== oak ==
// logarithm
module logarithm #(
	parameter n = 16,
	parameter m = 24,
	parameter k = 5 ,
	parameter p = 24
) (
	input        clk  ,  
	input        reset,  
	input        start,
	input  [0:n] x    ,
	output [1:p] y    ,
	output reg   done
);
clock: 9.0 ns
lec_check: 0
abc_area: 1
cap_margin: 20
cell_pad_in_sites_global_placement: 2
core_margin: 2
core_utilization: 40
cts_cluster_diameter: 342
cts_cluster_size: 99
slew_margin: 20
run.sh (not shown) runs the stock make flow with config.mk's settings and CLKGATE_MAP_FILE=.
oak reached the end of the flow, and the finished layout is clean on the timing, DRC and antenna checks.
Relative to oak, the following input files were edited for pine:
- a deleted CELL_PAD_IN_SITES_GLOBAL_PLACEMENT that had been 2
- an added TNS_END_PERCENT of 25
- a deleted ABC_AREA that had been 1
- a change of CTS_CLUSTER_DIAMETER from 342 to 395
- a change of CTS_CLUSTER_SIZE from 99 to 100
Notes after the runs:
Looking at wire length of the first global-routing pass, pine sits 18000 um below oak.
As far as largest fanout on the critical path goes, pine and oak are indistinguishable; the numbers are identical.
Min required time at the endpoint of the critical path across pine and oak: pine
Lower fraction of met3 tracks used by global routing was reported by oak, not pine.
Post-route fraction of the period consumed by the critical path, pine and oak: higher on pine
Setup changes, pine to birch
- a change of CORE_UTILIZATION from 40 to 45
- an added ABC_AREA of 1
- a change of CTS_CLUSTER_DIAMETER from 395 to 160
- a deleted TNS_END_PERCENT that had been 25
==> results <==
birch: flow completed, timing, DRC and antenna clean
pine has lower post-route worst hold slack than birch.
On starting density of the core: between birch and pine, it ends up higher for birch.
birch vs pine: synthesized cell count up in birch
birch reports a lower share of cell area taken by muxes after synthesis than pine does.
## Diff of input files: maple against birch
- changing CORE_UTILIZATION from 45 to 26
- changing CTS_CLUSTER_SIZE from 100 to 99
- changing CTS_CLUSTER_DIAMETER from 160 to 342
- setting CELL_PAD_IN_SITES_GLOBAL_PLACEMENT to 2 for the first time
- setting TNS_END_PERCENT to 10 for the first time
- setting PLACE_DENSITY to 0.94 for the first time
Notes after the runs:
The met1 layer usage reported by global route reported for maple is smaller than that of birch by 13 points.
Synthesized instance count of birch is on par with maple.
The setup slack of maple is larger than that of birch.
On upper clock frequency limit, maple does better than birch.
Looking at critical path endpoint, the z[17] result is from maple; the z[19] one comes from birch.
Edits applied to the flow inputs when going from maple to cedar:
- a change of CORE_UTILIZATION from 26 to 69
- an added HOLD_SLACK_MARGIN of 0.26
- a deleted CELL_PAD_IN_SITES_GLOBAL_PLACEMENT that had been 2
- a change of CTS_CLUSTER_SIZE from 99 to 100
- a change of CTS_CLUSTER_DIAMETER from 342 to 160
- a change of TNS_END_PERCENT from 10 to 5
- a deleted PLACE_DENSITY that had been 0.94
==> results <==
When the final numbers for cedar and maple were put side by side, the number of fill cells in the layout turned out to be smaller in cedar. Of cedar and maple, the run reporting the higher global-route met3 utilization was cedar. For the number of antenna violations at the first check in global routing, cedar came in 1 lower than maple did. Going from maple to cedar, the global-route usage was found to have gone up by 22 points. Compared with maple, cedar degrades setup slack. Between maple and cedar, the footprint of the multi-input gates does not differ in any meaningful way. Looking at sequential share of layout area, cedar sits above maple. There was hardly any difference in worst endpoint data arrival time between maple and cedar. As far as number of endpoints with negative hold slack in the final report goes, maple and cedar are indistinguishable; the numbers are identical.

## raven
The RTL this note starts from:
==> flow/design.v <==
module logarithm #(
	parameter n = 16,
	parameter m = 24,
	parameter k = 5 ,
	parameter p = 24
) (
	input        clk  ,  
	input        reset,  
	input        start,
	input  [0:n] x    ,
	output [1:p] y    ,
	output reg   done
);
	reg [2:0] current_state;
	reg [2:0] next_state   ;
	wire      z_gt2        ;
	wire      i_positive   ;
	reg [2:0] sel_z        ;
	reg       load_z       ;
	reg       sel_i        ;
	reg       load_i       ;
	reg       shift_y      ;
	reg  [  m+1:0] z           ;
	wire [  m+1:0] trunc_square;
	wire [  m+1:0] trunc_div   ;
	wire [  m+1:0] z_input     ;
	reg  [  k-1:0] i           ;
	wire [  k-1:0] i_input     ;
	wire [  k-1:0] i_minus_1   ;
	reg  [    1:p] yy          ;
	wire [    m:0] mult_in     ;
	wire [2*m+1:0] mult_out    ;
	assign z_input = (sel_z == 2'd00) ?  {1'b0, x, {(m-n){1'd0}}} :
	(sel_z == 2'd01) ? 	trunc_square :
	trunc_div;
	assign mult_in     = z[m:0];
	assign mult_out     = mult_in * mult_in;
	assign trunc_square = mult_out[2*m+1:m];
	assign trunc_div    = {1'd0, z[m+1:1]};
	always @(posedge clk or negedge reset) begin : proc_z
		if(~reset) begin
			z <= 0;
		end else begin
			if (load_z == 1'b1)
				z <= z_input;
		end
	end
	assign i_input = sel_i ? i_minus_1 : p;
	assign i_minus_1 = i - 1;
	wire [15:0] binary_p = p;
	always @(posedge clk or negedge reset) begin : proc_i
		if(~reset) begin
			i <= 0;
		end else begin
			if (load_i == 1'b1)
				i <= i_input;
		end
	end
	always @(posedge clk or negedge reset) begin : proc_yy
		if(~reset) begin
			yy <= 0;
		end else begin
			if (shift_y == 1'b1)
				yy <= {yy[2:p], z[m+1]};
		end
	end
	always @(posedge clk or negedge reset) begin : proc_current_state
		if(~reset) begin
			current_state <= 0;
		end else begin
			current_state <= next_state;
		end
	end
	assign i_positive = i ? 1 : 0;
	assign z_gt2 = z[m+1];
	assign y = yy;
	always @(*) begin
		next_state = current_state;
		case (current_state)
			3'd0 : begin
				if (~start)
					next_state = 3'd1;
			end
			3'd1 : begin
				if (start)
					next_state = 3'd2;
			end
			3'd2 : begin
				next_state = 3'd3;
			end
			3'd3 : begin
				next_state = 3'd4;
			end
			3'd4 : begin
				if (z_gt2)
					next_state = 3'd5;
				else
					next_state = 3'd6;
			end
			3'd5 : begin
				next_state = 3'd6;
			end
			3'd6 : begin
				if (i_positive)
					next_state = 3'd3;
				else
					next_state = 3'd0;
			end
			default : next_state = 3'd0;
		endcase
	end
	always @(*) begin
		case (current_state)
			3'd0, 3'd1: begin
				sel_z   = 2'b00;
				load_z  = 1'b0;
				sel_i   = 1'b0;
				load_i  = 1'b0;
				shift_y = 1'b0;
				done    = 1'b1;
			end
			3'd2 : begin
				sel_z   = 2'b00;
				load_z  = 1'b1;
				sel_i   = 1'b0;
				load_i  = 1'b1;
				shift_y = 1'b0;
				done    = 1'b0;
			end
			3'd3 : begin
				sel_z   = 2'b01;
				load_z  = 1'b1;
				sel_i   = 1'b1;
				load_i  = 1'b1;
				shift_y = 1'b0;
				done    = 1'b0;
			end
			3'd4 : begin
				sel_z   = 2'b00;
				load_z  = 1'b0;
				sel_i   = 1'b0;
				load_i  = 1'b0;
				shift_y = 1'b1;
				done    = 1'b0;
			end
			3'd5 : begin
				sel_z   = 2'b10;
				load_z  = 1'b1;
				sel_i   = 1'b0;
				load_i  = 1'b0;
				shift_y = 1'b0;
				done    = 1'b0;
			end
			3'd6 : begin
				sel_z   = 2'b00;
				load_z  = 1'b0;
				sel_i   = 1'b0;
				load_i  = 1'b0;
				shift_y = 1'b0;
				done    = 1'b0;
			end
			default : begin
				sel_z   = 2'b00;
				load_z  = 1'b0;
				sel_i   = 1'b0;
				load_i  = 1'b0;
				shift_y = 1'b0;
				done    = 1'b0;
			end
		endcase
	end
endmodule
==> flow/config.mk <==
export PLATFORM = sky130hd
export DESIGN_NAME = logarithm
export DESIGN_NICKNAME = logarithm
export VERILOG_FILES = /design/flow/design.v
export SDC_FILE = /design/flow/constraint.sdc
export NUM_CORES = 4
export LEC_CHECK = 0
export CAP_MARGIN = 20
export CORE_MARGIN = 2
export CORE_UTILIZATION = 60
export CTS_CLUSTER_SIZE = 34
export MIN_ROUTING_LAYER = met2
export SLEW_MARGIN = 20
==> flow/constraint.sdc <==
create_clock -name core_clock -period 9.0 [get_ports {clk}]
set_input_delay 1.8000 -clock core_clock [delete_from_list [all_inputs] [get_ports {clk}]]
set_output_delay 1.8000 -clock core_clock [all_outputs]
set_load 0.01 [all_outputs]
raven reached the final stage; the timing, DRC and antenna checks on its layout passed.
--- input diff raven..indigo ---
- CORE_UTILIZATION: 60 -> 69
- CTS_CLUSTER_DIAMETER: unset -> 160
- CTS_CLUSTER_SIZE: 34 -> 100
- SETUP_SLACK_MARGIN: unset -> 2.22
- MIN_ROUTING_LAYER: met2 -> unset
- ABC_AREA: unset -> 1
==> comparison <==
Compared to raven, indigo shows a wider setup margin. The higher final cell count without fillers of raven and indigo is in indigo. Against raven, indigo comes in 1400 um^2 higher on cell area after placement. indigo vs. raven: clock period minus final worst setup slack went down by 1.65 ns.
--- input diff indigo..sierra ---
- setting TNS_END_PERCENT to 10 for the first time
- changing CORE_UTILIZATION from 69 to 40
- changing CTS_CLUSTER_DIAMETER from 160 to 342
- changing SETUP_SLACK_MARGIN from 2.22 to 2.68
- setting CELL_PAD_IN_SITES_GLOBAL_PLACEMENT to 2 for the first time
- changing CTS_CLUSTER_SIZE from 100 to 99
- setting PLACE_DENSITY_LB_ADDON to 0.3 for the first time
--- outcome ---
Critical path depth: sierra vs indigo down 1
sierra: floorplan die width 56 um above indigo
On final area, sierra does worse than indigo.
sierra packs its core looser than indigo.
Number of global-route vias before repair, sierra and indigo, lower one = sierra.
